Design top, start of the top module:
module top(
    input rst, clk,
    input [11:0] ar, ai, br, bi,
    output [23:0] Pi, Pr
);
make LEC_CHECK=0 ABC_AREA=1 CAP_MARGIN=20 CELL_PAD_IN_SITES_GLOBAL_PLACEMENT=0 CORE_ASPECT_RATIO=0.89 CORE_MARGIN=2 CORE_UTILIZATION=72 CTS_CLUSTER_DIAMETER=102 CTS_CLUSTER_SIZE=15 GPL_ROUTABILITY_DRIVEN=0 PLACE_DENSITY_LB_ADDON=0.02 SETUP_SLACK_MARGIN=0.33 SLEW_MARGIN=20 TNS_END_PERCENT=55 finish   # period 2.21 ns
run.sh (not shown) runs the stock make flow with config.mk's settings and CLKGATE_MAP_FILE=.
The first run did not get past clock tree synthesis (4_1_cts).
Rerun with:
==> flow/config.mk (replaced) <==
export PLATFORM = sky130hd
export DESIGN_NAME = top
export DESIGN_NICKNAME = top
export VERILOG_FILES = /design/flow/design.v
export SDC_FILE = /design/flow/constraint.sdc
export NUM_CORES = 4
export LEC_CHECK = 0
export ABC_AREA = 1
export CAP_MARGIN = 20
export CORE_MARGIN = 2
export CORE_UTILIZATION = 61
export CTS_CLUSTER_SIZE = 96
export SLEW_MARGIN = 20
==> flow/constraint.sdc (replaced) <==
create_clock -name core_clock -period 3.86 [get_ports {clk}]
set_input_delay 0.7720 -clock core_clock [delete_from_list [all_inputs] [get_ports {clk}]]
set_output_delay 0.7720 -clock core_clock [all_outputs]
set_load 0.01 [all_outputs]
What happened: The changed run finished with negative setup slack left. Synthesized area is unchanged. Die size climbs by 17%. Synthesized cell count is unchanged.
Rerun with:
--- a/flow/config.mk
+++ b/flow/config.mk
@@ -8 +7,0 @@
-export ABC_AREA = 1
@@ -11,2 +10,2 @@
-export CORE_UTILIZATION = 61
-export CTS_CLUSTER_SIZE = 96
+export CORE_UTILIZATION = 66
+export CTS_CLUSTER_DIAMETER = 51
==> flow/constraint.sdc (replaced) <==
create_clock -name core_clock -period 5.51 [get_ports {clk}]
set_input_delay 1.1020 -clock core_clock [delete_from_list [all_inputs] [get_ports {clk}]]
set_output_delay 1.1020 -clock core_clock [all_outputs]
set_load 0.01 [all_outputs]
What happened:
- The new run reached the layout checks and failed them: negative setup slack
- utilization went up by 10 points
- wire length went up by 44%
- design area went down by about 1.5%
- first-iteration DRC count went up to 3.0 times its value
- global-route usage went up by 9.3 points
- clock skew hardly moves
Rerun with:
--- a/flow/config.mk
+++ b/flow/config.mk
@@ -10,2 +10 @@
-export CORE_UTILIZATION = 66
-export CTS_CLUSTER_DIAMETER = 51
+export CORE_UTILIZATION = 40
==> flow/constraint.sdc (replaced) <==
create_clock -name core_clock -period 6.62 [get_ports {clk}]
set_input_delay 1.3240 -clock core_clock [delete_from_list [all_inputs] [get_ports {clk}]]
set_output_delay 1.3240 -clock core_clock [all_outputs]
set_load 0.01 [all_outputs]
The changed run ran to the end with no violations.
Design area shrinks by about 13%.
Setup slack gets better by 1000 ps.
Register-to-register slack gains 1100 ps.
Wire length falls by 40%.
Hold slack is worse by 38 ps.
Synthesized cell count does not change.
Global-route usage decreases by 22 points.

* * *

## job 9791
Starting RTL as in the previous note.
clock: 5.28 ns
lec_check: 0
abc_area: 1
cap_margin: 40
cell_pad_in_sites_detail_placement: 2
cell_pad_in_sites_global_placement: 2
core_margin: 6
core_utilization: 70
cts_cluster_diameter: 380
gpl_routability_driven: 1
gpl_timing_driven: 1
hold_slack_margin: 0.28
max_routing_layer: met4
place_density_lb_addon: 0.05
setup_slack_margin: 1.26
slew_margin: 20
tns_end_percent: 55
Job 9791 never completed; the flow aborted with a tool error in global placement without I/O (3_1_place_gp_skip_io).
Input-level comparison between job 1970 and job 9791:
# job 9791
export LEC_CHECK = 0
export ABC_AREA = 1
export CAP_MARGIN = 40
export CELL_PAD_IN_SITES_DETAIL_PLACEMENT = 2
export CELL_PAD_IN_SITES_GLOBAL_PLACEMENT = 2
export CORE_MARGIN = 6
export CORE_UTILIZATION = 70
export CTS_CLUSTER_DIAMETER = 380
export GPL_ROUTABILITY_DRIVEN = 1
export GPL_TIMING_DRIVEN = 1
export HOLD_SLACK_MARGIN = 0.28
export MAX_ROUTING_LAYER = met4
export PLACE_DENSITY_LB_ADDON = 0.05
export SETUP_SLACK_MARGIN = 1.26
export SLEW_MARGIN = 20
export TNS_END_PERCENT = 55
create_clock -name core_clock -period 5.28 [get_ports {clk}]
# job 1970
export LEC_CHECK = 0
export ABC_AREA = 1
export CAP_MARGIN = 20
export CELL_PAD_IN_SITES_GLOBAL_PLACEMENT = 3
export CORE_MARGIN = 2
export CORE_UTILIZATION = 17
export PLACE_DENSITY_LB_ADDON = 0.05
export SETUP_SLACK_MARGIN = 0.58
export SLEW_MARGIN = 20
export TNS_END_PERCENT = 55
create_clock -name core_clock -period 5.28 [get_ports {clk}]
### Flow results
Job 1970 finished all stages; however, its layout fails the closing checks, the failures being negative setup slack. | fraction of the yosys area taken by sequential cells | job 9791 vs job 1970 | ≈ equal |. Diff job 1970..job 9791 | gate count of the mapped netlist | unchanged. Diff job 9791..job 1970 | number of distinct library cells after synthesis | negligible. In job 1970, placement row count is higher than in job 9791. Reported for job 1970 and job 9791, post-synth area from yosys stat turned out identical to the last digit. On overall die area: between job 1970 and job 9791, it ends up lower for job 9791.
diff inputs: job 1970 => job 8371
# job 1970
export LEC_CHECK = 0
export ABC_AREA = 1
export CAP_MARGIN = 20
export CELL_PAD_IN_SITES_GLOBAL_PLACEMENT = 3
export CORE_MARGIN = 2
export CORE_UTILIZATION = 17
export PLACE_DENSITY_LB_ADDON = 0.05
export SETUP_SLACK_MARGIN = 0.58
export SLEW_MARGIN = 20
export TNS_END_PERCENT = 55
create_clock -name core_clock -period 5.28 [get_ports {clk}]
# job 8371
export LEC_CHECK = 0
export ABC_AREA = 1
export CAP_MARGIN = 20
export CELL_PAD_IN_SITES_GLOBAL_PLACEMENT = 3
export CORE_MARGIN = 8
export CORE_UTILIZATION = 39
export CTS_CLUSTER_DIAMETER = 234
export CTS_CLUSTER_SIZE = 95
export GPL_ROUTABILITY_DRIVEN = 0
export PLACE_DENSITY_LB_ADDON = 0.05
export SETUP_SLACK_MARGIN = -0.21
export SLEW_MARGIN = 20
export TNS_END_PERCENT = 55
create_clock -name core_clock -period 5.28 [get_ports {clk}]
==> comparison <==
- Layout checks on job 8371: not met. Flow itself completed; violations: negative setup slack.
- Taking job 1970 as the reference point, the sequential share of layout area of job 8371 rises by 1.7 points.
- Final sequential cell count: job 8371 vs job 1970 identical
- Non-clock buffer contribution to total cell area (higher): job 1970
- Against job 1970, job 8371 reports a fraction of the cycle the final worst path needs that is higher.
- Chip area: job 8371 vs job 1970 down 34,000 sq um
- Between job 8371 and job 1970, it is job 8371 whose minimum period implied by the final worst setup slack is higher, by 69 ps.
- The startpoint of the most critical setup path comes out ar[1] in one run and uut1.state[2]$_DFF_PP0_ in the other, namely in job 8371 and job 1970 respectively.
- Changes observed in job 8371 relative to job 1970: logic area fell by 460 sq um, final hold slack rose 6.9 ps, maximum operating frequency moved down.
### job 8371 -> job 4713
# job 8371
export LEC_CHECK = 0
export ABC_AREA = 1
export CAP_MARGIN = 20
export CELL_PAD_IN_SITES_GLOBAL_PLACEMENT = 3
export CORE_MARGIN = 8
export CORE_UTILIZATION = 39
export CTS_CLUSTER_DIAMETER = 234
export CTS_CLUSTER_SIZE = 95
export GPL_ROUTABILITY_DRIVEN = 0
export PLACE_DENSITY_LB_ADDON = 0.05
export SETUP_SLACK_MARGIN = -0.21
export SLEW_MARGIN = 20
export TNS_END_PERCENT = 55
create_clock -name core_clock -period 5.28 [get_ports {clk}]
# job 4713
export LEC_CHECK = 0
export ABC_AREA = 1
export CAP_MARGIN = 40
export CELL_PAD_IN_SITES_DETAIL_PLACEMENT = 2
export CELL_PAD_IN_SITES_GLOBAL_PLACEMENT = 2
export CORE_MARGIN = 6
export CORE_UTILIZATION = 17
export CTS_CLUSTER_DIAMETER = 380
export GPL_ROUTABILITY_DRIVEN = 0
export GPL_TIMING_DRIVEN = 0
export HOLD_SLACK_MARGIN = 0.28
export MAX_ROUTING_LAYER = met4
export PLACE_DENSITY_LB_ADDON = 0.05
export SETUP_SLACK_MARGIN = 1.26
export SLEW_MARGIN = 20
export TNS_END_PERCENT = 55
create_clock -name core_clock -period 5.28 [get_ports {clk}]
--- outcome ---
No crash in job 4713: every stage finished, but the layout fails its final checks due to negative setup slack. Going from job 8371 to job 4713, the relative area of non-clock buffer cells in the final design was found to have gone down by 0.67 points. Job 4713: critical path depth is 5 higher than what job 8371 reported. Taking job 8371 as the reference, in job 4713 cell total after placement now larger, number of distinct standard cells referenced by the synthesized netlist held steady, post-route fraction of the period consumed by the critical path lower, first-pass GRT wire length rose 22 mm. Per the comparison of job 4713 with job 8371, via count +451, worst-case register-to-register setup slack lower.
--- input diff job 4713..job 3742 ---
# job 4713
export LEC_CHECK = 0
export ABC_AREA = 1
export CAP_MARGIN = 40
export CELL_PAD_IN_SITES_DETAIL_PLACEMENT = 2
export CELL_PAD_IN_SITES_GLOBAL_PLACEMENT = 2
export CORE_MARGIN = 6
export CORE_UTILIZATION = 17
export CTS_CLUSTER_DIAMETER = 380
export GPL_ROUTABILITY_DRIVEN = 0
export GPL_TIMING_DRIVEN = 0
export HOLD_SLACK_MARGIN = 0.28
export MAX_ROUTING_LAYER = met4
export PLACE_DENSITY_LB_ADDON = 0.05
export SETUP_SLACK_MARGIN = 1.26
export SLEW_MARGIN = 20
export TNS_END_PERCENT = 55
create_clock -name core_clock -period 5.28 [get_ports {clk}]
# job 3742
export LEC_CHECK = 0
export ABC_AREA = 1
export CAP_MARGIN = 20
export CELL_PAD_IN_SITES_GLOBAL_PLACEMENT = 0
export CORE_MARGIN = 2
export CORE_UTILIZATION = 65
export CTS_CLUSTER_DIAMETER = 51
export CTS_CLUSTER_SIZE = 73
export GPL_ROUTABILITY_DRIVEN = 0
export PLACE_DENSITY_LB_ADDON = 0.05
export SETUP_SLACK_MARGIN = 0.29
export SLEW_MARGIN = 20
export TNS_END_PERCENT = 55
create_clock -name core_clock -period 5.28 [get_ports {clk}]
### Flow results
- Although it ran to completion, job 3742 produced a layout that fails the final checks because of negative setup slack.
- For job 4713, the endpoint of the most critical setup path was uut2.PP2[15]$_DFFE_PP0N_, unlike job 3742, where it was uut2.PP1[16]$_DFFE_PP0P_.
- From job 4713 to job 3742 the numbers moved as follows: core utilization +62 points, time the final worst path needs with I/O delays and setup up 190 ps, final-stage net count increased about 1%, via count went up.
- Delta (job 3742 minus job 4713): growth of design area from synthesis to finish now sits lower; post-placement setup slack now sits higher.
- Diff job 3742..job 4713 | number of H-tree levels | unchanged
- The clock skew was comparable across job 3742 and job 4713.
Changes in job 5006 relative to job 3742:
# job 3742
export LEC_CHECK = 0
export ABC_AREA = 1
export CAP_MARGIN = 20
export CELL_PAD_IN_SITES_GLOBAL_PLACEMENT = 0
export CORE_MARGIN = 2
export CORE_UTILIZATION = 65
export CTS_CLUSTER_DIAMETER = 51
export CTS_CLUSTER_SIZE = 73
export GPL_ROUTABILITY_DRIVEN = 0
export PLACE_DENSITY_LB_ADDON = 0.05
export SETUP_SLACK_MARGIN = 0.29
export SLEW_MARGIN = 20
export TNS_END_PERCENT = 55
create_clock -name core_clock -period 5.28 [get_ports {clk}]
# job 5006
export LEC_CHECK = 0
export ABC_AREA = 1
export CAP_MARGIN = 20
export CELL_PAD_IN_SITES_GLOBAL_PLACEMENT = 0
export CORE_MARGIN = 2
export CORE_UTILIZATION = 54
export CTS_CLUSTER_DIAMETER = 234
export CTS_CLUSTER_SIZE = 95
export PLACE_DENSITY_LB_ADDON = 0.05
export SETUP_SLACK_MARGIN = -0.31
export SLEW_MARGIN = 20
export TNS_END_PERCENT = 55
create_clock -name core_clock -period 5.28 [get_ports {clk}]
==> comparison <==
- Overall die height: job 5006 > job 3742
- Job 5006 finished all stages; however, its layout fails the closing checks, the failures being negative setup slack.
- From job 3742 to job 5006 the numbers moved as follows: final area shrank by about 4%.
- STATUS hold slack: job 5006 loses against job 3742
- Diff job 3742 -> job 5006 | cell area after placement | decrease of about 1.2%
- Chip footprint went up by more than 10% going from job 3742 to job 5006.
- Job 5006 vs. job 3742: count of clock buffers in the final design went up by 1.
